run A:
Design fp_mul, start of the top module:
module fp_mul(clk, op1, op2, result, under, over);
input wire clk;
input wire [15:0] op1, op2;
output reg [15:0] result;
output reg under, over;
reg [15:0] op1reg, op2reg;
wire [21:0] signew;
wire [4:0] expnew;
wire signnew;
wire [15:0] fp_result;
wire fp_under, fp_over;
always @(posedge clk)
begin
	op1reg <= op1;
	op2reg <= op2;
	result <= fp_result;
	under <= fp_under;
	over <= fp_over;
end
fp1 stage1(.sig1(op1reg[10:0]), .sig2(op2reg[10:0]), .exp1(op1reg[14:11]), .exp2(op2reg[14:11]),
	.sign1(op1reg[15]), .sign2(op2reg[15]), .signew(signew), .expnew(expnew), .signnew(signnew));
fp2 stage2(.sig(signew), .exp(expnew), .sign(signnew), .fp_result(fp_result), .under(fp_under), .over(fp_over));
endmodule
Size: about 51 I/O pins, about 0.0057 mm^2 of cells after synthesis.
Settings: LEC_CHECK=0, ABC_AREA=1, CAP_MARGIN=20, CORE_ASPECT_RATIO=0.5, CORE_MARGIN=2, CORE_UTILIZATION=40, CTS_CLUSTER_DIAMETER=347, CTS_CLUSTER_SIZE=98, HOLD_SLACK_MARGIN=-0.07, SETUP_SLACK_MARGIN=-0.21, SLEW_MARGIN=20; clock period 5.3 ns.
run.sh (not shown) runs the stock make flow with config.mk's settings and CLKGATE_MAP_FILE=.
Setup changes, run A to run B
Settings: a deleted SETUP_SLACK_MARGIN that had been -0.21; a change of CORE_UTILIZATION from 40 to 65; a deleted CTS_CLUSTER_DIAMETER that had been 347; a deleted CORE_ASPECT_RATIO that had been 0.5; a deleted HOLD_SLACK_MARGIN that had been -0.07; a deleted CTS_CLUSTER_SIZE that had been 98; a change of the clock period (ns, I/O delays scaled along) from 5.3 to 5.83.
==> comparison <==
- Run B finished all stages; the layout is clean.
- Delta(met2 layer wire length in the routed design, run B - run A) > 0
- Run B does better than run A on total power.
- Diff run A -> run B | die span in x | decrease of about 44%
- Relative to run A, final cell count has decreased by 106 in run B.
- [run B] mean routed wirelength per cell rose 12% relative to run A
- Changes observed in run B relative to run A: area added between synthesis and finish moved down; wire length of the first global-routing pass moved down; largest clock skew in the final design level; clock share of power moved down; routed wire length level.
- Compare run B and run A | sequential power share lower: run A
Modified inputs, run C compared to run B
Settings: CORE_UTILIZATION now 66, was 65; ABC_AREA no longer set, was 1; CTS_CLUSTER_SIZE now 35, previously not set; the clock period (ns, I/O delays scaled along) now 4.96, was 5.83.
Notes after the runs:
What the final checks of run C revealed, after a flow that finished every stage, was a layout that fails on setup timing.
The number of endpoints failing setup at the final stage reported for run C is greater than that of run B by 17.
Count of clock-buffer cells in the layout in run C is 1 lower than in run B
Instance count of the mapped netlist was lower in the run labelled run C.
Net count of the finished layout: higher on run B
[inputs] run D vs run C
Settings: setting ABC_AREA to 1 for the first time; setting PLACE_DENSITY to 0.81 for the first time; changing CAP_MARGIN from 20 to 5; setting CTS_CLUSTER_DIAMETER to 199 for the first time; changing CORE_UTILIZATION from 66 to 71; changing the clock period (ns, I/O delays scaled along) from 4.96 to 4.24.
Findings:
Diff run C -> run D: summed standard-cell area reported by yosys climbed about 7%, synthesized netlist cell count climbed 183, adder-cell share of the synthesized area dropped 2.8 points, die outline area dropped about 0.7%, fraction of the yosys area taken by sequential cells dropped 1.2 points.
The layout from run C, despite a flow that completed every stage, fails the layout checks, with the failing checks listed as setup timing.
Run D did not finish; a tool error ended it in 5_1_grt.


The RTL this note starts from:
==> flow/design.v <==
module fp1(sig1, sig2, exp1, exp2, sign1, sign2, signew, expnew, signnew);
input wire [10:0] sig1, sig2; 
input wire [3:0] exp1, exp2;
input wire sign1, sign2;
output wire [21:0] signew;
output wire [4:0] expnew;
output wire signnew;
assign expnew = exp1 + exp2 - 3'b111;
assign signew = sig1 * sig2;
assign signnew = sign1 ^ sign2;
endmodule
module fp2(sig, exp, sign, fp_result, under, over);
input wire [21:0] sig;
input wire [4:0] exp;
input wire sign;
output wire [15:0] fp_result;
output wire under, over;
reg [21:0] tempsig;
reg [4:0] tempexp;
reg underflow;
reg overflow;
always @(*)
begin
	if(sig[20]==1'b0)
		begin
			tempsig = sig >> 1;
			tempexp = exp + 1'b1;
		end
	else 
		begin
			tempsig = sig;
			tempexp = exp;
		end
	if (tempexp > 5'd24) underflow = 1'b1;
	else underflow = 1'b0;
	if (tempexp[4]==1) overflow = 1'b1;
	else overflow =1'b0;
end
assign fp_result = {sign, tempexp[3:0], tempsig[19:9] };
assign under = underflow;
assign over = overflow;
endmodule
module fp_mul(clk, op1, op2, result, under, over);
input wire clk;
input wire [15:0] op1, op2;
output reg [15:0] result;
output reg under, over;
reg [15:0] op1reg, op2reg;
wire [21:0] signew;
wire [4:0] expnew;
wire signnew;
wire [15:0] fp_result;
wire fp_under, fp_over;
always @(posedge clk)
begin
	op1reg <= op1;
	op2reg <= op2;
	result <= fp_result;
	under <= fp_under;
	over <= fp_over;
end
fp1 stage1(.sig1(op1reg[10:0]), .sig2(op2reg[10:0]), .exp1(op1reg[14:11]), .exp2(op2reg[14:11]),
	.sign1(op1reg[15]), .sign2(op2reg[15]), .signew(signew), .expnew(expnew), .signnew(signnew));
fp2 stage2(.sig(signew), .exp(expnew), .sign(signnew), .fp_result(fp_result), .under(fp_under), .over(fp_over));
endmodule
make LEC_CHECK=0 ABC_AREA=1 CAP_MARGIN=20 CORE_MARGIN=2 CORE_UTILIZATION=72 CTS_CLUSTER_SIZE=100 PLACE_DENSITY=0.38 SETUP_SLACK_MARGIN=1.14 SLEW_MARGIN=20 TNS_END_PERCENT=5 finish   # period 4.82 ns
The starting point completed and failed the layout checks on negative setup slack.
Edit:
ABC_AREA = not set   (was 1)
CORE_UTILIZATION = 40   (was 72)
CTS_CLUSTER_SIZE = not set   (was 100)
PLACE_DENSITY = not set   (was 0.38)
SETUP_SLACK_MARGIN = not set   (was 1.14)
TNS_END_PERCENT = not set   (was 5)
clock period = 5.3 ns   (was 4.82 ns; I/O delays follow)
Now the flow went through all stages and came out clean.
Routed wire length went down by 31%.
Flip-flop count does not change.
Setup slack improved by 270 ps.
Register-to-register slack is better by 270 ps.
First-iteration DRC count went down by 79%.
Synthesized cell count drops by 24%.
Critical path depth went down by 1.
Total power falls by 23%.
Sequential power drops by 11%.
Clock skew falls by 6.8 ps.
Die area grows by 65%.
Power and IR drop assume default switching activity.
